## build 96
Design top_processor, start of the top module:
module top_processor(
    input clk,
    input rst,
    input [3:0] rx,      
    input [3:0] ry,      
    input [3:0] rz,      
    input [3:0] op,      
    input write_en,      
    output [31:0] result_out   
);
make LEC_CHECK=0 ABC_AREA=1 CAP_MARGIN=20 CORE_MARGIN=2 CORE_UTILIZATION=72 CTS_CLUSTER_DIAMETER=142 CTS_CLUSTER_SIZE=99 PLACE_DENSITY=0.85 SETUP_SLACK_MARGIN=-0.13 SLEW_MARGIN=20 TNS_END_PERCENT=10 finish   # period 2.79 ns
run.sh (not shown) runs the stock make flow with config.mk's settings and CLKGATE_MAP_FILE=.
What ended build 96 was a tool error in 4_1_cts; the run never finished.
#### Input delta (build 94 over build 96)
Settings: ABC_AREA: 1 -> 0; CTS_CLUSTER_SIZE: 99 -> unset; CELL_PAD_IN_SITES_DETAIL_PLACEMENT: unset -> 1; CELL_PAD_IN_SITES_GLOBAL_PLACEMENT: unset -> 1; SLEW_MARGIN: 20 -> 15; CTS_CLUSTER_DIAMETER: 142 -> 159; MAX_ROUTING_LAYER: unset -> met4; SETUP_SLACK_MARGIN: -0.13 -> unset; TNS_END_PERCENT: 10 -> unset; CORE_ASPECT_RATIO: unset -> 0.82; CORE_UTILIZATION: 72 -> 37; PLACE_DENSITY: 0.85 -> 0.78; MIN_ROUTING_LAYER: unset -> met2; GPL_ROUTABILITY_DRIVEN: unset -> 0; CORE_MARGIN: 2 -> 10; the clock period (ns, I/O delays scaled along): 2.79 -> 11.0.
## What came out
- Comparing build 94 and build 96, the lower mapped cell area is on build 96.
- For half-perimeter wire length after placement, dividing the value from build 94 by the value from build 96 gives 0.946.
- Build 94: it failed with a tool error in 5_1_grt, so there are no final results.
- Net count after synthesis: build 94 and build 96 compared, higher one is build 96
- Build 94 — post-synthesis cell count 1,873 lower, build 96 as reference
- Compared with build 96, build 94 improves pre-CTS worst setup slack.
Input-level comparison between build 97 and build 94:
Settings: CORE_ASPECT_RATIO no longer set, was 0.82; TNS_END_PERCENT now 10, previously not set; MIN_ROUTING_LAYER no longer set, was met2; CORE_MARGIN now 2, was 10; CELL_PAD_IN_SITES_DETAIL_PLACEMENT no longer set, was 1; SETUP_SLACK_MARGIN now -0.13, previously not set; CORE_UTILIZATION now 72, was 37; SLEW_MARGIN now 20, was 15; CELL_PAD_IN_SITES_GLOBAL_PLACEMENT no longer set, was 1; CTS_CLUSTER_DIAMETER now 142, was 159; PLACE_DENSITY now 0.38, was 0.78; ABC_AREA now 1, was 0; GPL_ROUTABILITY_DRIVEN no longer set, was 0; CTS_CLUSTER_SIZE now 99, previously not set; MAX_ROUTING_LAYER no longer set, was met4; the clock period (ns, I/O delays scaled along) now 2.79, was 11.0.
==> comparison <==
- Status: build 97 FAILED at 4_1_cts (tool error)
- Build 94 has a higher die extent in y than build 97.
- Per the comparison of build 97 with build 94, count of library flops with an enable pin about even; core footprint has decreased; die size fell by about 54%; synthesized chip area reported by yosys fell about 2.5%.
- When build 97 is measured against build 94, its compound-gate portion of the synthesized area turns out 17 points lower.
- Compared with build 94, build 97 shows synthesized cell count that has gone up by more than a quarter.
- The width of the die of build 97 falls short of that of build 94 by 150 um.
- Comparing build 97 and build 94, the higher share of the synthesized netlist area taken by xor and xnor gates was measured on build 94.
- Build 97 against build 94: multiplexer share of the synthesized area went down 13 points; synthesized area per cell went down 2.6 um2.
Inputs modified between build 97 and build 38:
Settings: a deleted CTS_CLUSTER_DIAMETER that had been 142; a change of CORE_UTILIZATION from 72 to 40; a deleted CTS_CLUSTER_SIZE that had been 99; a deleted PLACE_DENSITY that had been 0.38; a deleted ABC_AREA that had been 1; a deleted TNS_END_PERCENT that had been 10; a deleted SETUP_SLACK_MARGIN that had been -0.13; a change of the clock period (ns, I/O delays scaled along) from 2.79 to 8.0.
--- outcome ---
Against build 97, build 38 comes in about 2.5% higher on cell area after technology mapping.
Build 38 finished end to end and its layout was clean on timing, DRC and antenna.
For total cell area at the placement stage, dividing the value from build 97 by the value from build 38 gives 1.16.
| synthesized instance count | higher: build 97 |
Global placer's final weighted congestion in build 38 is 16% below build 97.
Going from build 97 to build 38, width of the die went up; post-synthesis chip area from yosys picked up an extra 1000 um2; post-synthesis cell type count moved up.

========
Starting RTL as in the previous note.
Settings: LEC_CHECK=0, CAP_MARGIN=20, CORE_MARGIN=2, CORE_UTILIZATION=40, SLEW_MARGIN=20; clock period 7.97 ns.
Rerun with:
CTS_CLUSTER_SIZE = 45   (was default)
SETUP_SLACK_MARGIN = -0.65   (was default)
TNS_END_PERCENT = 20   (was default)
clock period = 8.0 ns   (was 7.97 ns; I/O delays follow)
Result: The changed run ran to the end with no violations; wire length came out lower by a few percent; critical path depth went down by 1; clock power is higher by a few percent; cell area is lower slightly; die size does not change; worst hold slack got worse by 0.0053 ns.
Power figures rest on the tool's default switching activity, not on a simulated workload.
